## v26
## pe_tile_new_unq1
module pe_tile_new_unq1 (
clk,
config_addr,
config_data,
out_BUS16_S0_T0,
in_BUS16_S0_T0,
out_BUS16_S0_T1,
in_BUS16_S0_T1,
out_BUS16_S0_T2,
in_BUS16_S0_T2,
out_BUS16_S0_T3,
in_BUS16_S0_T3,
out_BUS16_S0_T4,
in_BUS16_S0_T4,
out_BUS16_S1_T0,
in_BUS16_S1_T0,
out_BUS16_S1_T1,
in_BUS16_S1_T1,
out_BUS16_S1_T2,
in_BUS16_S1_T2,
out_BUS16_S1_T3,
in_BUS16_S1_T3,
out_BUS16_S1_T4,
in_BUS16_S1_T4,
out_BUS16_S2_T0,
in_BUS16_S2_T0,
out_BUS16_S2_T1,
in_BUS16_S2_T1,
out_BUS16_S2_T2,
in_BUS16_S2_T2,
out_BUS16_S2_T3,
in_BUS16_S2_T3,
out_BUS16_S2_T4,
in_BUS16_S2_T4,
out_BUS16_S3_T0,
in_BUS16_S3_T0,
out_BUS16_S3_T1,
in_BUS16_S3_T1,
out_BUS16_S3_T2,
in_BUS16_S3_T2,
out_BUS16_S3_T3,
in_BUS16_S3_T3,
out_BUS16_S3_T4,
in_BUS16_S3_T4,
out_BUS1_S0_T0,
in_BUS1_S0_T0,
out_BUS1_S0_T1,
in_BUS1_S0_T1,
out_BUS1_S0_T2,
in_BUS1_S0_T2,
out_BUS1_S0_T3,
in_BUS1_S0_T3,
out_BUS1_S0_T4,
in_BUS1_S0_T4,
out_BUS1_S1_T0,
in_BUS1_S1_T0,
out_BUS1_S1_T1,
in_BUS1_S1_T1,
out_BUS1_S1_T2,
in_BUS1_S1_T2,
out_BUS1_S1_T3,
in_BUS1_S1_T3,
out_BUS1_S1_T4,
in_BUS1_S1_T4,
out_BUS1_S2_T0,
in_BUS1_S2_T0,
out_BUS1_S2_T1,
in_BUS1_S2_T1,
out_BUS1_S2_T2,
in_BUS1_S2_T2,
out_BUS1_S2_T3,
in_BUS1_S2_T3,
out_BUS1_S2_T4,
in_BUS1_S2_T4,
out_BUS1_S3_T0,
in_BUS1_S3_T0,
out_BUS1_S3_T1,
in_BUS1_S3_T1,
out_BUS1_S3_T2,
in_BUS1_S3_T2,
out_BUS1_S3_T3,
in_BUS1_S3_T3,
out_BUS1_S3_T4,
in_BUS1_S3_T4,
reset,
tile_id
);
==> flow/config.mk <==
export PLATFORM = sky130hd
export DESIGN_NAME = pe_tile_new_unq1
export DESIGN_NICKNAME = pe_tile_new_unq1
export VERILOG_FILES = /design/flow/design.v
export SDC_FILE = /design/flow/constraint.sdc
export NUM_CORES = 4
export LEC_CHECK = 0
export ABC_AREA = 1
export CAP_MARGIN = 0
export CELL_PAD_IN_SITES_GLOBAL_PLACEMENT = 3
export CORE_ASPECT_RATIO = 0.86
export CORE_MARGIN = 4
export CORE_UTILIZATION = 48
export CTS_CLUSTER_SIZE = 82
export GPL_TIMING_DRIVEN = 0
export HOLD_SLACK_MARGIN = -0.07
export MAX_ROUTING_LAYER = met5
export SLEW_MARGIN = 25
==> flow/constraint.sdc <==
create_clock -name core_clock -period 20.0 [get_ports {clk}]
set_input_delay 4.0000 -clock core_clock [delete_from_list [all_inputs] [get_ports {clk}]]
set_output_delay 4.0000 -clock core_clock [all_outputs]
set_load 0.01 [all_outputs]
run.sh (not shown) runs the stock make flow with config.mk's settings and CLKGATE_MAP_FILE=.
Run status, v26: aborted in global placement without I/O, error GPL-0301
Modified inputs, v55 compared to v26
- removing MAX_ROUTING_LAYER (formerly met5)
- removing CELL_PAD_IN_SITES_GLOBAL_PLACEMENT (formerly 3)
- removing CORE_ASPECT_RATIO (formerly 0.86)
- changing CORE_UTILIZATION from 48 to 40
- changing CAP_MARGIN from 0 to 20
- changing SLEW_MARGIN from 25 to 20
- changing CORE_MARGIN from 4 to 2
- removing ABC_AREA (formerly 1)
- removing GPL_TIMING_DRIVEN (formerly 0)
Results
v55 ends up with higher horizontal die dimension than v26 does. v55 reached the end of the flow, and the finished layout is clean on the timing, design-rule and antenna checks. Diff v26 -> v55: chip area in the Yosys report picked up an extra 3.0%, sequential fraction of the synthesis area lost 0.67 points. Netlist area before placement: v55 worse than v26.
### v55 -> v28
- CTS_CLUSTER_SIZE removed (was 82)
- CORE_UTILIZATION changed from 40 to 45
- HOLD_SLACK_MARGIN removed (was -0.07)
- the clock period (ns, I/O delays scaled along) changed from 20.0 to 10.6
v28 finished every stage; the final checks, however, were not passed, the failures being negative setup slack. v55 was carried through to the last stage, and its layout satisfied the timing, design-rule and antenna checks. From v55 to v28 the numbers moved as follows: clock buffer count in the final layout picked up an extra 1.0%, number of search-and-repair iterations in the first detailed-routing pass picked up an extra 2, final total negative setup slack lost 554.29 ns, critical path depth picked up an extra 5, fraction of power consumed by the clock network lost 7.7 points.
#### Input delta (v58 over v28)
- swapping 45 for 40 in CORE_UTILIZATION
- swapping 10.6 for 20.0 in the clock period (ns, I/O delays scaled along)
Results
- The core box area number comes out higher for v58 vs v28.
- v58 completed; timing, DRC and antenna clean
- The standard cells in v58 occupy less silicon area than those in v28 do.
- Hold slack was lower in the run labelled v58.
- v28 → v58: first-pass GRT wire length decreased 6.8%; final setup TNS rose 554.29 ns.
Changes in v39 relative to v58:
- CORE_UTILIZATION: 40 -> 31
- the clock period (ns, I/O delays scaled along): 20.0 -> 19.0
Results
Final cell area excluding filler cells (v39 over v58): increase, 670 sq um. Taking v58 as the reference point, the post-detailed-placement cell area of v39 rises by about 1.2%. v39 ends up with lower fraction of area in registers than v58 does. From v58 to v39 the numbers moved as follows: slew at the pin with the worst max-slew slack stayed essentially flat, combinational fraction of design power has increased.
Changes in v49 relative to v39:
- an added SETUP_SLACK_MARGIN of 2.8
- a change of CORE_UTILIZATION from 31 to 57
- an added CTS_CLUSTER_SIZE of 61
- a change of the clock period (ns, I/O delays scaled along) from 19.0 to 15.2
## What came out
I/O pin count came out exactly the same in v39 and v49. FAIL v49 @ global routing: tool exited with error. Relative to v39, number of gates resized after CTS has gone up in v49. Summary — row count, v49 relative to v39: lower, by about 26%. Diff v49..v39 | count of hold buffers inserted by post-cts repair | unchanged.
Power and IR drop assume default switching activity.
